Design awstm, start of the top module:
module awstm(
        pps,
        tevt,
        evt,
        rst_n,
        clk
    );
==> flow/config.mk <==
export PLATFORM = sky130hd
export DESIGN_NAME = awstm
export DESIGN_NICKNAME = awstm
export VERILOG_FILES = /design/flow/design.v
export SDC_FILE = /design/flow/constraint.sdc
export NUM_CORES = 4
export LEC_CHECK = 0
export ABC_AREA = 1
export CAP_MARGIN = 20
export CORE_MARGIN = 2
export CORE_UTILIZATION = 69
export CTS_CLUSTER_DIAMETER = 353
export CTS_CLUSTER_SIZE = 16
export HOLD_SLACK_MARGIN = -0.1
export PLACE_DENSITY = 0.6
export SLEW_MARGIN = 20
==> flow/constraint.sdc <==
create_clock -name core_clock -period 2.37 [get_ports {clk}]
set_input_delay 0.4740 -clock core_clock [delete_from_list [all_inputs] [get_ports {clk}]]
set_output_delay 0.4740 -clock core_clock [all_outputs]
set_load 0.01 [all_outputs]
run.sh (not shown) runs the stock make flow with config.mk's settings and CLKGATE_MAP_FILE=.
The first run ended with an error in global routing (5_1_grt), error GRT-0232.
Change:
- ABC_AREA: 1 -> default
- CORE_UTILIZATION: 69 -> 70
- CTS_CLUSTER_DIAMETER: 353 -> default
- CTS_CLUSTER_SIZE: 16 -> default
- PLACE_DENSITY: 0.6 -> default
- clock period: 2.37 -> 3.2 ns (I/O delays scaled with it)
Effect: The new run finished but fails on negative setup slack; synthesized area goes down by 11%; synthesized cell count shrinks by 33%; die area goes down by 12%.
Change:
- CORE_UTILIZATION: 70 -> 66
- HOLD_SLACK_MARGIN: -0.1 -> default
- clock period: 3.2 -> 4.93 ns (I/O delays scaled with it)
Effect: This time the run finished with timing, DRC and antenna clean; critical path depth goes down by 3; wire length drops by 18%; cell count is lower by 6.7%; count of clock-buffer cells in the layout shrinks by 1; die area goes up by 5.9%; first-iteration DRC count went down by 29%; non-clock buffer count decreases by 140; power came out lower by 43%; area after synthesis stays the same.
Change:
- ABC_AREA: default -> 1
- CORE_UTILIZATION: 66 -> 70
- CTS_CLUSTER_DIAMETER: default -> 362
- CTS_CLUSTER_SIZE: default -> 16
- HOLD_SLACK_MARGIN: default -> -0.1
- clock period: 4.93 -> 2.37 ns (I/O delays scaled with it)
Outcome: With this change the flow stopped in global routing (5_1_grt); area after synthesis is higher by 12%; die size increases by 5.9%; synthesized cell count rises by 50%.

---

Starting RTL as in the previous note.
clock: 2.52 ns
lec_check: 0
abc_area: 0
cap_margin: 20
cell_pad_in_sites_detail_placement: 2
cell_pad_in_sites_global_placement: 0
core_aspect_ratio: 1.42
core_margin: 9
core_utilization: 42
cts_cluster_size: 11
gpl_routability_driven: 0
gpl_timing_driven: 0
min_routing_layer: met1
place_density_lb_addon: 0.22
setup_slack_margin: 0.56
slew_margin: 10
tns_end_percent: 85
The first run did not get past 4_1_cts on DPL-0033.
Change:
Settings changed: ABC_AREA 0 to 1, CELL_PAD_IN_SITES_DETAIL_PLACEMENT 2 to unset, CORE_ASPECT_RATIO 1.42 to 1.06, CORE_MARGIN 9 to 2, CORE_UTILIZATION 42 to 68, CTS_CLUSTER_SIZE 11 to 52, GPL_ROUTABILITY_DRIVEN 0 to unset, GPL_TIMING_DRIVEN 0 to 1, PLACE_DENSITY_LB_ADDON 0.22 to unset, SETUP_SLACK_MARGIN 0.56 to 0.08, TNS_END_PERCENT 85 to unset.
Clock period 2.52 ns to 3.11 ns, I/O delays scaled along.
Outcome: This time the run ran to the end with no violations. Die area went down by 40%. Synthesized area climbs by 12%. Synthesized cell count increases by 50%.
Change:
Settings changed: CORE_UTILIZATION 68 to 72, CTS_CLUSTER_DIAMETER set to 41, SETUP_SLACK_MARGIN 0.08 to 0.91.
Effect:
- With this change the flow failed in 5_1_grt
- area after synthesis stays the same
- die size decreases by 5.4%
- synthesized cell count does not change
Change:
Settings changed: CELL_PAD_IN_SITES_GLOBAL_PLACEMENT 0 to unset, CORE_ASPECT_RATIO 1.06 to unset, CTS_CLUSTER_DIAMETER 41 to 235, CTS_CLUSTER_SIZE 52 to 85, GPL_TIMING_DRIVEN 1 to unset, MIN_ROUTING_LAYER met1 to unset, PLACE_DENSITY_LB_ADDON set to 0.2, SETUP_SLACK_MARGIN 0.91 to unset, SLEW_MARGIN 10 to 20.
Clock period 3.11 ns to 5.86 ns, I/O delays scaled along.
Result:
- With this change the flow passed the timing, DRC and antenna checks
- area after synthesis stays the same
- die size hardly moves
- synthesized cell count is unchanged
Change:
Settings changed: CTS_CLUSTER_DIAMETER 235 to 30, CTS_CLUSTER_SIZE 85 to 16, PLACE_DENSITY set to 0.6, PLACE_DENSITY_LB_ADDON 0.2 to unset, SETUP_SLACK_MARGIN set to -0.16.
Clock period 5.86 ns to 2.37 ns, I/O delays scaled along.
Result: The changed run died in 5_1_grt, error GRT-0232; area after synthesis stays the same; die area does not change; synthesized cell count stays the same.

---

Setup of cedar:
awstm again, from the RTL that the note above started with.
make LEC_CHECK=0 ABC_AREA=0 CAP_MARGIN=5 CELL_PAD_IN_SITES_DETAIL_PLACEMENT=1 CELL_PAD_IN_SITES_GLOBAL_PLACEMENT=2 CORE_ASPECT_RATIO=1.84 CORE_MARGIN=2 CORE_UTILIZATION=63 CTS_CLUSTER_SIZE=36 GPL_TIMING_DRIVEN=0 HOLD_SLACK_MARGIN=0.2 MIN_ROUTING_LAYER=met2 PLACE_DENSITY=0.6 SETUP_SLACK_MARGIN=0.39 SLEW_MARGIN=5 TNS_END_PERCENT=35 finish   # period 6.0 ns
cedar: it failed with a tool error in global placement without I/O, so there are no final results.
For garnet, these inputs were changed with respect to cedar:
Settings: clearing MIN_ROUTING_LAYER, which used to be met2; clearing CELL_PAD_IN_SITES_GLOBAL_PLACEMENT, which used to be 2; swapping 0.39 for -0.24 in SETUP_SLACK_MARGIN; swapping 63 for 40 in CORE_UTILIZATION; clearing TNS_END_PERCENT, which used to be 35; clearing GPL_TIMING_DRIVEN, which used to be 0; clearing HOLD_SLACK_MARGIN, which used to be 0.2; swapping 5 for 20 in SLEW_MARGIN; clearing CORE_ASPECT_RATIO, which used to be 1.84; clearing ABC_AREA, which used to be 0; clearing CELL_PAD_IN_SITES_DETAIL_PLACEMENT, which used to be 1; swapping 5 for 20 in CAP_MARGIN; clearing CTS_CLUSTER_SIZE, which used to be 36; swapping 6.0 for 4.27 in the clock period (ns, I/O delays scaled along).
## What came out
The flow did not stop early for garnet: all stages ran, and the layout cleared the timing, DRC and antenna checks. Reported for cedar and garnet, post-synth tally of flip-flops with integrated enable turned out identical to the last digit. From garnet to cedar, mean instance size in the synthesized netlist did not move at all. Of the two candidates, cedar has the better floorplan core area and garnet the worse one. Die span in y was lower in the run labelled garnet.

---

run 1:
Starting RTL as in the previous note.
Settings: LEC_CHECK=0, ABC_AREA=0, CAP_MARGIN=20, CELL_PAD_IN_SITES_DETAIL_PLACEMENT=2, CELL_PAD_IN_SITES_GLOBAL_PLACEMENT=2, CORE_ASPECT_RATIO=1.42, CORE_MARGIN=10, CORE_UTILIZATION=42, CTS_CLUSTER_SIZE=11, GPL_ROUTABILITY_DRIVEN=0, GPL_TIMING_DRIVEN=0, HOLD_SLACK_MARGIN=0.19, MIN_ROUTING_LAYER=met1, PLACE_DENSITY_LB_ADDON=0.06, SLEW_MARGIN=10, TNS_END_PERCENT=85; clock period 2.52 ns.
Run status, run 1: aborted in 4_1_cts, error DPL-0033
> inputs changed (run 1 -> run 2)
- TNS_END_PERCENT no longer set, was 85
- CORE_UTILIZATION now 68, was 42
- CTS_CLUSTER_SIZE now 35, was 11
- CELL_PAD_IN_SITES_DETAIL_PLACEMENT no longer set, was 2
- CORE_ASPECT_RATIO no longer set, was 1.42
- GPL_ROUTABILITY_DRIVEN no longer set, was 0
- SLEW_MARGIN now 20, was 10
- HOLD_SLACK_MARGIN no longer set, was 0.19
- MIN_ROUTING_LAYER no longer set, was met1
- CORE_MARGIN now 2, was 10
- PLACE_DENSITY_LB_ADDON no longer set, was 0.06
- GPL_TIMING_DRIVEN no longer set, was 0
- ABC_AREA no longer set, was 0
- CELL_PAD_IN_SITES_GLOBAL_PLACEMENT no longer set, was 2
- the clock period (ns, I/O delays scaled along) now 5.37, was 2.52
### Flow results
Run 2 finished all stages; the layout is clean. Summary of run 2 over run 1: vertical die dimension has decreased, adder-cell share of the synthesized area stayed essentially flat, chip area saw a decrease. Comparing run 2 against run 1, there is no change at all in total of buffers placed on input and output ports. Lower number of placed cells counting well taps was reported by run 2, not run 1.
> inputs changed (run 2 -> run 3)
- changing CORE_UTILIZATION from 68 to 40
- setting MAX_ROUTING_LAYER to met4 for the first time
- setting CTS_CLUSTER_DIAMETER to 217 for the first time
- removing CTS_CLUSTER_SIZE (formerly 35)
- changing the clock period (ns, I/O delays scaled along) from 5.37 to 6.0
==> results <==
Measured against each other, run 2 and run 3 differ in vias per cell, the higher figure coming from run 2.
Per the comparison of run 3 with run 2, clock-buffer cell count decreased 1, final total power has decreased, final cycle utilization of the critical path saw a decrease, sum of buffers and inverters on the critical path +1, number of tap cells inserted has increased.
Wire length for run 3 is lower than for run 2.
Compare run 2 and run 3 | number of standard cells in the layout, taps in and fillers out higher: run 3
Of the two values seen for cell type of the slowest stage on the worst timing path, sky130_fd_sc_hd__a2111oi_0 was produced by run 3 and sky130_fd_sc_hd__dfrtp_1 by run 2.

---

Setup of job 4779:
Starting RTL as in the previous note.
==> flow/config.mk <==
export PLATFORM = sky130hd
export DESIGN_NAME = awstm
export DESIGN_NICKNAME = awstm
export VERILOG_FILES = /design/flow/design.v
export SDC_FILE = /design/flow/constraint.sdc
export NUM_CORES = 4
export LEC_CHECK = 0
export ABC_AREA = 1
export CAP_MARGIN = 20
export CELL_PAD_IN_SITES_DETAIL_PLACEMENT = 2
export CELL_PAD_IN_SITES_GLOBAL_PLACEMENT = 0
export CORE_ASPECT_RATIO = 1.56
export CORE_MARGIN = 7
export CORE_UTILIZATION = 43
export CTS_CLUSTER_DIAMETER = 326
export GPL_TIMING_DRIVEN = 0
export MAX_ROUTING_LAYER = met5
export SLEW_MARGIN = 0
export TNS_END_PERCENT = 30
==> flow/constraint.sdc <==
create_clock -name core_clock -period 7.32 [get_ports {clk}]
set_input_delay 1.4640 -clock core_clock [delete_from_list [all_inputs] [get_ports {clk}]]
set_output_delay 1.4640 -clock core_clock [all_outputs]
set_load 0.01 [all_outputs]
What ended job 4779 was a tool error in 3_5_place_dp; the run never finished.
What job 2331 does differently from job 4779 at the input level:
diff --git a/flow/config.mk b/flow/config.mk
--- a/flow/config.mk
+++ b/flow/config.mk
@@ -10 +9,0 @@
-export CELL_PAD_IN_SITES_DETAIL_PLACEMENT = 2
@@ -12 +10,0 @@
-export CORE_ASPECT_RATIO = 1.56
@@ -19 +16,0 @@
-export TNS_END_PERCENT = 30
==> flow/constraint.sdc <==
create_clock -name core_clock -period 4.35 [get_ports {clk}]
set_input_delay 0.8700 -clock core_clock [delete_from_list [all_inputs] [get_ports {clk}]]
set_output_delay 0.8700 -clock core_clock [all_outputs]
set_load 0.01 [all_outputs]
### Flow results
Job 2331 finished end to end and its layout was clean on timing, DRC and antenna. Side by side, vertical die dimension turned out lower in job 2331 than in job 4779. What job 4779 reported for floorplan die width has to be multiplied by 1.2 to get the figure for job 2331. Job 2331 -> job 4779: fraction of the core area occupied by cells at floorplan flat. Compared with job 4779, job 2331 shows a routability-driven placement congestion ratio that is 0.029 lower. Diff job 4779 -> job 2331: Yosys chip area about even, full die area now smaller.
> inputs changed (job 2331 -> job 4320)
==> flow/config.mk <==
export PLATFORM = sky130hd
export DESIGN_NAME = awstm
export DESIGN_NICKNAME = awstm
export VERILOG_FILES = /design/flow/design.v
export SDC_FILE = /design/flow/constraint.sdc
export NUM_CORES = 4
export LEC_CHECK = 0
export ABC_AREA = 1
export CAP_MARGIN = 20
export CORE_MARGIN = 2
export CORE_UTILIZATION = 72
export CTS_CLUSTER_SIZE = 11
export PLACE_DENSITY = 0.37
export SLEW_MARGIN = 20
export TNS_END_PERCENT = 5
==> flow/constraint.sdc <==
create_clock -name core_clock -period 2.62 [get_ports {clk}]
set_input_delay 0.5240 -clock core_clock [delete_from_list [all_inputs] [get_ports {clk}]]
set_output_delay 0.5240 -clock core_clock [all_outputs]
set_load 0.01 [all_outputs]
[summary]
- [flow] job 4320 | stages: complete | final checks: fail | reason: negative setup slack
- Cell area after layout (job 4320 vs. job 2331) increases by a few percent
- From job 2331 to job 4320 the numbers moved as follows: filler-free cell count of the finished design now sits lower, post-route worst hold slack now sits lower, worst-case setup margin in the final layout now sits lower, stage delay of the slowest cell on the critical path now sits lower.
- Job 4320 vs. job 2331: half-perimeter wire length after placement now sits lower; synthesis-to-finish area growth picked up an extra 4.7 points; routed wire length went up by about 3.2%; area of all sequential standard cells now sits higher.
- Per the comparison of job 4320 with job 2331, met3 track demand over resource in global routing rose by 4.1 points; power rose by 77%.
Edits applied to the flow inputs when going from job 4320 to job 765:
diff --git a/flow/config.mk b/flow/config.mk
--- a/flow/config.mk
+++ b/flow/config.mk
@@ -8 +7,0 @@
-export ABC_AREA = 1
@@ -11,3 +10,2 @@
-export CORE_UTILIZATION = 72
-export CTS_CLUSTER_SIZE = 11
-export PLACE_DENSITY = 0.37
+export CORE_UTILIZATION = 65
+export CTS_CLUSTER_SIZE = 37
@@ -15 +12,0 @@
-export TNS_END_PERCENT = 5
==> flow/constraint.sdc <==
create_clock -name core_clock -period 5.37 [get_ports {clk}]
set_input_delay 1.0740 -clock core_clock [delete_from_list [all_inputs] [get_ports {clk}]]
set_output_delay 1.0740 -clock core_clock [all_outputs]
set_load 0.01 [all_outputs]
[summary]
In summary, job 765 completed successfully, with a layout that passed the timing, DRC and antenna checks. When job 765 is set beside job 4320, its share of total power in combinational logic turns out to be 1.5 points smaller. Looking at longest individual stage delay on the worst path, job 765 sits 260 ps above job 4320. Per the comparison of job 765 with job 4320, H-tree level count ~0 delta; data-path buffer share of cell area in the final layout now sits lower; via count dropped 5714. Taking job 4320 as the reference, in job 765 leakage power summed over all cells fell about 30%, areal power density over the cells fell about 36%.
Inputs modified between job 765 and job 4438:
diff --git a/flow/config.mk b/flow/config.mk
--- a/flow/config.mk
+++ b/flow/config.mk
@@ -10,2 +10,3 @@
-export CORE_UTILIZATION = 65
-export CTS_CLUSTER_SIZE = 37
+export CORE_UTILIZATION = 40
+export PLACE_DENSITY = 0.6
+export SETUP_SLACK_MARGIN = 1.05
@@ -12,0 +14 @@
+export TNS_END_PERCENT = 10
==> flow/constraint.sdc <==
create_clock -name core_clock -period 3.58 [get_ports {clk}]
set_input_delay 0.7160 -clock core_clock [delete_from_list [all_inputs] [get_ports {clk}]]
set_output_delay 0.7160 -clock core_clock [all_outputs]
set_load 0.01 [all_outputs]
- Against job 765, job 4438 reports a delay contributed by the slowest stage of the critical path that is lower.
- [job 4438] number of buffer and inverter instances along the worst setup path rose 2 relative to job 765
- Diff job 4438 and job 765: combinational power higher in job 4438
- Via count delta (job 4438 − job 765): unfavourable
Input-level comparison between job 2073 and job 4438:
diff --git a/flow/config.mk b/flow/config.mk
--- a/flow/config.mk
+++ b/flow/config.mk
@@ -7,0 +8 @@
+export ABC_AREA = 1
@@ -10,3 +11,3 @@
-export CORE_UTILIZATION = 40
-export PLACE_DENSITY = 0.6
-export SETUP_SLACK_MARGIN = 1.05
+export CORE_UTILIZATION = 70
+export CTS_CLUSTER_SIZE = 72
+export HOLD_SLACK_MARGIN = -0.1
@@ -14 +14,0 @@
-export TNS_END_PERCENT = 10
==> flow/constraint.sdc <==
create_clock -name core_clock -period 2.86 [get_ports {clk}]
set_input_delay 0.5720 -clock core_clock [delete_from_list [all_inputs] [get_ports {clk}]]
set_output_delay 0.5720 -clock core_clock [all_outputs]
set_load 0.01 [all_outputs]
--- outcome ---
Job 2073 completed end to end with timing, DRC and antenna clean.
The final reports for job 2073 and job 4438 show multi-input logic cell count higher in the former.
Diff job 2073..job 4438 | TritonCTS sink count | unchanged
Sequential share of layout area was lower in the run labelled job 2073.
Re worst-case setup slack after placement: job 4438 was lower than job 2073.
Cell count (job 2073 / job 4438): 1.3
Summary of the comparison: total power divided by cell area is lower in job 2073, relative to job 4438.
Job 2073: time the final worst path needs with I/O delays and setup lower than job 4438
Changes observed in job 2073 relative to job 4438: critical-path maximum fanout went up 27, area fraction in compound gates went down 5.5 points, total of plain and repair buffers excluding clock buffers went down 32%.
Power is estimated from default activity; no workload was simulated.
